==> v33 <==
// CED
module  CED(
	input  clk,
	input  rst,
	input  enable,
	output reg ird,
	input  [7:0] idata,	
	output reg [13:0] iaddr,
	output reg cwr_mag_0,
	output reg [12:0] cdata_mag_wr0,
	output reg crd_mag_0,
	input  [12:0] cdata_mag_rd0,
	output reg [13:0] caddr_mag_0,
	output reg cwr_ang_0,
	output reg [12:0] cdata_ang_wr0,
	output reg crd_ang_0,
	input  [12:0] cdata_ang_rd0,
	output reg [13:0] caddr_ang_0,
	output reg cwr1,
	output reg [12:0] cdata_wr1,
	output reg crd1,
	input  [12:0] cdata_rd1,
	output reg [13:0] caddr_1,
	output reg cwr2,
	output reg [12:0] cdata_wr2,
	output reg [13:0] caddr_2,
	output reg done
);
reg [5:0] state,next_state,i;
reg [7:0] Grayscale_temp[0:8];
reg signed [12:0] magnitude_L0[0:8];
reg [12:0] angle_L0[0:8];
reg signed [12:0] Gx,Gy,magnitude;
reg signed [12:0] Gx_abs,Gy_abs;
reg [15:0] n,j;
reg [12:0]angle;
reg signed[28:0] Gy_temp,angle_tmp, Gy_temp1;
parameter INIT=5'd0,GRAYSCALE_ADDR=5'd1,WAIT=5'd2,GRAYSCALE_DATA=5'd3,
  ...
Settings: LEC_CHECK=0, ABC_AREA=1, CAP_MARGIN=0, CELL_PAD_IN_SITES_DETAIL_PLACEMENT=0, CORE_MARGIN=2, CORE_UTILIZATION=70, CTS_CLUSTER_SIZE=40, GPL_ROUTABILITY_DRIVEN=0, GPL_TIMING_DRIVEN=1, HOLD_SLACK_MARGIN=0.3, SETUP_SLACK_MARGIN=-0.37, SLEW_MARGIN=10, TNS_END_PERCENT=55; clock period 63.9 ns.
run.sh (not shown) runs the stock make flow with config.mk's settings and CLKGATE_MAP_FILE=.
==> v4 (differences from v33) <==
- ABC_AREA: 1 -> unset
- CAP_MARGIN: 0 -> 20
- CELL_PAD_IN_SITES_DETAIL_PLACEMENT: 0 -> unset
- CORE_UTILIZATION: 70 -> 40
- CTS_CLUSTER_SIZE: 40 -> unset
- GPL_ROUTABILITY_DRIVEN: 0 -> unset
- GPL_TIMING_DRIVEN: 1 -> unset
- HOLD_SLACK_MARGIN: 0.3 -> unset
- PLACE_DENSITY: unset -> 0.6
- SETUP_SLACK_MARGIN: -0.37 -> unset
- SLEW_MARGIN: 10 -> 20
- TNS_END_PERCENT: 55 -> unset
==> flow/constraint.sdc (replaced) <==
create_clock -name core_clock -period 85.2 [get_ports {clk}]
set_input_delay 17.0400 -clock core_clock [delete_from_list [all_inputs] [get_ports {clk}]]
set_output_delay 17.0400 -clock core_clock [all_outputs]
set_load 0.01 [all_outputs]
==> v10 (differences from v33) <==
- CAP_MARGIN: 0 -> 20
- CELL_PAD_IN_SITES_DETAIL_PLACEMENT: 0 -> unset
- CORE_UTILIZATION: 70 -> 72
- CTS_CLUSTER_DIAMETER: unset -> 359
- CTS_CLUSTER_SIZE: 40 -> 99
- GPL_ROUTABILITY_DRIVEN: 0 -> unset
- GPL_TIMING_DRIVEN: 1 -> unset
- HOLD_SLACK_MARGIN: 0.3 -> unset
- PLACE_DENSITY_LB_ADDON: unset -> 0.09
- SETUP_SLACK_MARGIN: -0.37 -> unset
- SLEW_MARGIN: 10 -> 20
- TNS_END_PERCENT: 55 -> unset
==> flow/constraint.sdc (replaced) <==
create_clock -name core_clock -period 34.4 [get_ports {clk}]
set_input_delay 6.8800 -clock core_clock [delete_from_list [all_inputs] [get_ports {clk}]]
set_output_delay 6.8800 -clock core_clock [all_outputs]
set_load 0.01 [all_outputs]
==> run notes <==
Results of the implementation run.

Per the post-synthesis report, the number of cells in the design is between 6000 and 7000. The tree built by TritonCTS fans out to approximately 350 sinks. The commonest cells after synthesis are 629 x ha_1, 587 x nor2_1, 519 x nand2_1.

The placed instance area is 56900 µm². Post-CTS timing repair inserted 3 buffers for setup. The flow ran to the end and the layout has no timing, DRC or antenna violations.

The placed instance count is around 8600. By area the synthesized netlist is led by edfxtp_1 19%, ha_1 15%, a21oi_1 4.3%, nor2_1 4.3%, o21ai_0 4.3%. In this run, post-CTS repair resized a total of 14 instances.
# the run above: v4

==> run notes <==
Results of the implementation run.

The run stopped with a tool error. The flow stopped in clock tree synthesis. The tool reported: "[ERROR DPL-0038] Utilization greater than 100%, impossible to legalize". The placed instance area came out at about 67000 µm². The number of instances in the synthesized netlist came out at approximately 7600.
# the run above: v10

==> run notes <==
Results of the implementation run.

It got as far as global routing and failed there. The placed instance area is 65200 µm². The tool reported: "[ERROR GRT-0116] Global routing finished with congestion. Check the congestion regions in the DRC Viewer". The placed instance count is 10100. The number of gates resized after CTS is 343. The run stopped with a tool error. The setup fix buffers added after clock tree synthesis came out at between 300 and 400.
# the run above: v33

